==> 04-28 <==
Design apb_uart, start of the top module:
module apb_uart #(
    parameter SYSTEM_FREQUENCY = 50_000_000,
    parameter SAMPLING_RATE = 16
)(
    input pclk,  
    input preset_n,  
    input psel,
    input penable,
    input pwrite,
    input[11:0] paddr,
    input[3:0] pstrb,
    input[31:0] pwdata,
    output pready,
    output pslverr,
    output[31:0] prdata,
    output irq,
    output logic baud_o,
    output logic tick_rx, 
    input cts_n,
    input rx,
    output tx,
    output rts_n
);
clock: 3.37 ns
lec_check: 0
cap_margin: 20
core_aspect_ratio: 1.81
core_margin: 2
core_utilization: 72
cts_cluster_diameter: 354
place_density_lb_addon: 0.01
setup_slack_margin: 0.98
slew_margin: 20
run.sh (not shown) runs the stock make flow with config.mk's settings and CLKGATE_MAP_FILE=.
==> 08-10 (differences from 04-28) <==
==> flow/config.mk (replaced) <==
export PLATFORM = sky130hd
export DESIGN_NAME = apb_uart
export DESIGN_NICKNAME = apb_uart
export VERILOG_FILES = /design/flow/design.v
export SDC_FILE = /design/flow/constraint.sdc
export NUM_CORES = 4
export LEC_CHECK = 0
export CAP_MARGIN = 20
export CORE_MARGIN = 2
export CORE_UTILIZATION = 33
export SLEW_MARGIN = 20
==> flow/constraint.sdc (replaced) <==
create_clock -name core_clock -period 27.7 [get_ports {pclk}]
set_input_delay 5.5400 -clock core_clock [delete_from_list [all_inputs] [get_ports {pclk}]]
set_output_delay 5.5400 -clock core_clock [all_outputs]
set_load 0.01 [all_outputs]
==> Table 3: Implementation characteristics <==
Characteristics after synthesis and place and route

Parameter                              Value

Status
  Run status .................. complete, no violations

Global route
  GRT Overall Usage .................. 37.1%

Layout
  Non-clock buffer total of the final layout .................. 208
  Clock network area share .................. 6.08%

Pwr
  Combinational group power .................. 0.513 mW
-- figures above: 04-28

==> Table 3: Implementation characteristics <==
Characteristics after synthesis and place and route

Parameter                              Value

Layout
  Non-clock buffer total of the final layout .................. 120
  Clock network area share .................. 7.17%

Status
  Run status .................. complete, no violations

Global route
  GRT Overall Usage .................. 16.2%
-- figures above: 08-10


---

==> trial 3: inputs <==
apb_uart again, from the RTL that the note above started with.
Design apb_uart, start of the top module:
module apb_uart #(
    parameter SYSTEM_FREQUENCY = 50_000_000,
    parameter SAMPLING_RATE = 16
)(
    input pclk,  
    input preset_n,  
    input psel,
    input penable,
    input pwrite,
    input[11:0] paddr,
    input[3:0] pstrb,
    input[31:0] pwdata,
    output pready,
    output pslverr,
    output[31:0] prdata,
    output irq,
    output logic baud_o,
    output logic tick_rx, 
    input cts_n,
    input rx,
    output tx,
    output rts_n
);
export LEC_CHECK = 0
export ABC_AREA = 1
export CAP_MARGIN = 20
export CORE_ASPECT_RATIO = 0.7
export CORE_MARGIN = 2
export CORE_UTILIZATION = 72
export CTS_CLUSTER_DIAMETER = 373
export CTS_CLUSTER_SIZE = 10
export HOLD_SLACK_MARGIN = 0.3
export PLACE_DENSITY_LB_ADDON = 0.12
export SETUP_SLACK_MARGIN = 0.99
export SLEW_MARGIN = 20
create_clock -name core_clock -period 3.37 [get_ports {pclk}]
==> inputs of build 12, as changes to trial 3 <==
- ABC_AREA: 1 -> unset
- CORE_ASPECT_RATIO: 0.7 -> unset
- CTS_CLUSTER_DIAMETER: 373 -> unset
- CTS_CLUSTER_SIZE: 10 -> 62
- HOLD_SLACK_MARGIN: 0.3 -> 0.13
- PLACE_DENSITY_LB_ADDON: 0.12 -> 0.01
- SETUP_SLACK_MARGIN: 0.99 -> 0.98
==> inputs of trial 39, as changes to trial 3 <==
- ABC_AREA: 1 -> unset
- CORE_ASPECT_RATIO: 0.7 -> 0.72
- CTS_CLUSTER_DIAMETER: 373 -> 28
- CTS_CLUSTER_SIZE: 10 -> 62
- PLACE_DENSITY_LB_ADDON: 0.12 -> 0.01
- SETUP_SLACK_MARGIN: 0.99 -> 0.96
==> inputs of build 67, as changes to trial 3 <==
- CTS_CLUSTER_DIAMETER: 373 -> 372
- HOLD_SLACK_MARGIN: 0.3 -> 0.18
- PLACE_DENSITY: unset -> 0.36
- PLACE_DENSITY_LB_ADDON: 0.12 -> unset
==> comparison table <==
| quantity | build 67 | trial 3 | build 12 | trial 39 |
|---|---|---|---|---|
| Resize count post-CTS | 28 | 39 | 144 | 123 |
| Outcome | complete, no violations | complete, no violations | complete, no violations | complete, no violations |
| Warning total across the stage logs | 47 | 48 | 48 | 47 |
| Clk ins delay skew pair | 650 ps | 640 ps | 640 ps | 700 ps |
| Worst setup startpoint | uart_tx_top_inst.fifo_tx_inst.count[3] | apb_slave_inst.register_file_inst.fcr_o[0] | uart_rx_top_inst.fifo_rx_inst.count[0] | uart_tx_top_inst.fifo_tx_inst.count[1] |
| Flop2flop setup slack | 970 ps | 930 ps | 740 ps | 740 ps |
| Mapped cell area | 34000 sq um | 34000 sq um | 33300 sq um | 33300 sq um |
| Antenna cell count | 0 | 0 | 1 | 0 |
| And-or/or-and share of the synthesized area | 0.147 | 0.147 | 0.0981 | 0.0981 |
| Sequential share of cell area | 0.498 | 0.498 | 0.495 | 0.476 |
| Total setup buffers inserted after CTS | 6 | 6 | 31 | 28 |
| Cell at the slowest stage of the critical path | dfxtp_1 | dfxtp_1 | dfxtp_1 | or4_4 |
| Die X-Extent | 264 um | 264 um | 219 um | 257 um |
| Tightest hold margin | 340 ps | 344 ps | 203 ps | 398 ps |
| Yosys stat cell total | 3835 | 3835 | 3020 | 3020 |
| XOR Share, Synth | 0.0299 | 0.0299 | 0.0415 | 0.0415 |
| Switch share | 0.211 | 0.211 | 0.213 | 0.230 |

---

==> job 5851: inputs <==
Starting RTL as in the previous note.
==> flow/design.v (excerpt) <==
module apb_uart #(
    parameter SYSTEM_FREQUENCY = 50_000_000,
    parameter SAMPLING_RATE = 16
)(
    input pclk,  
    input preset_n,  
    input psel,
    input penable,
    input pwrite,
    input[11:0] paddr,
    input[3:0] pstrb,
    input[31:0] pwdata,
    output pready,
    output pslverr,
    output[31:0] prdata,
    output irq,
    output logic baud_o,
    output logic tick_rx, 
    input cts_n,
    input rx,
    output tx,
    output rts_n
);
make LEC_CHECK=0 CAP_MARGIN=20 CORE_MARGIN=2 CORE_UTILIZATION=20 CTS_CLUSTER_SIZE=44 GPL_ROUTABILITY_DRIVEN=0 MAX_ROUTING_LAYER=met5 PLACE_DENSITY_LB_ADDON=0.15 SLEW_MARGIN=20 TNS_END_PERCENT=45 finish   # period 10.6 ns
==> inputs of job 3710, as changes to job 5851 <==
==> flow/config.mk (replaced) <==
export PLATFORM = sky130hd
export DESIGN_NAME = apb_uart
export DESIGN_NICKNAME = apb_uart
export VERILOG_FILES = /design/flow/design.v
export SDC_FILE = /design/flow/constraint.sdc
export NUM_CORES = 4
export LEC_CHECK = 0
export CAP_MARGIN = 20
export CORE_MARGIN = 2
export CORE_UTILIZATION = 40
export SETUP_SLACK_MARGIN = 0.77
export SLEW_MARGIN = 20
==> flow/constraint.sdc (replaced) <==
create_clock -name core_clock -period 6.06 [get_ports {pclk}]
set_input_delay 1.2120 -clock core_clock [delete_from_list [all_inputs] [get_ports {pclk}]]
set_output_delay 1.2120 -clock core_clock [all_outputs]
set_load 0.01 [all_outputs]
==> inputs of job 5517, as changes to job 5851 <==
==> flow/config.mk (replaced) <==
export PLATFORM = sky130hd
export DESIGN_NAME = apb_uart
export DESIGN_NICKNAME = apb_uart
export VERILOG_FILES = /design/flow/design.v
export SDC_FILE = /design/flow/constraint.sdc
export NUM_CORES = 4
export LEC_CHECK = 0
export CAP_MARGIN = 20
export CORE_MARGIN = 2
export CORE_UTILIZATION = 40
export SLEW_MARGIN = 20
==> flow/constraint.sdc (replaced) <==
create_clock -name core_clock -period 20.0 [get_ports {pclk}]
set_input_delay 4.0000 -clock core_clock [delete_from_list [all_inputs] [get_ports {pclk}]]
set_output_delay 4.0000 -clock core_clock [all_outputs]
set_load 0.01 [all_outputs]
==> results <==
metric	job 3710	job 5851	job 5517
Result of the run	complete, no violations	complete, no violations	complete, no violations
Total wire length	83.33 mm	101.9 mm	82.59 mm
Lkg Pwr	13.06 nW	13.15 nW	12.97 nW
Number of buffers created by CTS	85	93	85
Biggest fanout along the worst timing path	26	152	8
Post-layout instance area	38110 sq um	39740 sq um	37920 sq um
First-pass detailed-route iteration total	8	5	6
Clock buffer count in the final layout	128	132	132
Switching power	2.445 mW	1.481 mW	0.7186 mW
Reported sequential group power	5.68 mW	3.25 mW	1.72 mW
Worst slack at placement	2505 ps	5441 ps	13410 ps
Footprint of the flip-flops and latches	19180 sq um	19180 sq um	19180 sq um
Nature of the critical path startpoint	register	input pin	register
Gr usage total	0.1932	0.1192	0.1906
DP HPWL	54.94 mm	67.68 mm	53.85 mm
Final worst path period share	0.5819	0.4214	0.3038
Part of the total power dissipated in sequential elements	0.499	0.485	0.514
Final core area utilization	0.4634	0.2406	0.4611
Number of well taps	1070	2189	1070
Amount of wire on met2 after detailed routing	36.73 mm	45.55 mm	35.79 mm
Clk ins delay skew pair	650 ps	690 ps	650 ps
Pwr Total	11.38 mW	6.703 mW	3.346 mW
Core region area	82240 sq um	165200 sq um	82240 sq um
Share of total power in combinational logic	0.021	0.022	0.022
Largest net degree at the start of global routing	97	153	87

---

==> run C <==
Starting RTL as in the previous note.
clock: 4.05 ns
lec_check: 0
cap_margin: 20
cell_pad_in_sites_detail_placement: 1
core_margin: 2
core_utilization: 28
gpl_routability_driven: 0
min_routing_layer: met2
place_density_lb_addon: 0.2
setup_slack_margin: 0.01
slew_margin: 20
tns_end_percent: 35
==> run M (differences from run C) <==
==> flow/config.mk (replaced) <==
export PLATFORM = sky130hd
export DESIGN_NAME = apb_uart
export DESIGN_NICKNAME = apb_uart
export VERILOG_FILES = /design/flow/design.v
export SDC_FILE = /design/flow/constraint.sdc
export NUM_CORES = 4
export LEC_CHECK = 0
export CAP_MARGIN = 20
export CORE_MARGIN = 2
export CORE_UTILIZATION = 70
export SETUP_SLACK_MARGIN = 0.66
export SLEW_MARGIN = 20
==> flow/constraint.sdc (replaced) <==
create_clock -name core_clock -period 4.41 [get_ports {pclk}]
set_input_delay 0.8820 -clock core_clock [delete_from_list [all_inputs] [get_ports {pclk}]]
set_output_delay 0.8820 -clock core_clock [all_outputs]
set_load 0.01 [all_outputs]
==> comparison table <==
metric                                                                             run M                    run C
Share of cell area taken by flip-flops and latches                                0.5142                   0.4902
Area enclosed by the die boundary                                              49290 um2               121600 um2
Via density per instance                                                           6.425                    6.688
P_comb                                                                        0.000334 W               0.000390 W
Number of cell instances on the worst register-to-register path                       12                       10
Worst R2R Setup Slack                                                            1.12 ns                  0.82 ns
Relative contribution of sequential cells to total power                           0.521                    0.478
Number of placement rows                                                              79                      126
Post-route standard cell area excluding fillers                                37290 um2                39120 um2
Clock group share of total power                                                   0.457                    0.500
Status                                                           complete, no violations  complete, no violations
Vias in the first global route                                                     23670                    36710
Maximum VDD drop                                                                341.6 uV                 314.8 uV
Highest Signal Layer                                                                met4                     met5
Half-perimeter wire length after placement                                      54290 um                 64340 um
Total clock network power                                                      0.00685 W                0.00889 W
Power Internal                                                                 0.01186 W                0.01382 W
Overall die width                                                               222.0 um                 348.7 um
Detailed router's first-iteration violation count                                   2693                     3658
Insertion delay to the later sink of the worst-skew pair                         0.63 ns                  0.69 ns
Number of cells on the critical path                                                  12                       10
Max-Slew Margin vs Limit                                                          0.3613                   0.2398
Power is estimated from default activity; no workload was simulated.
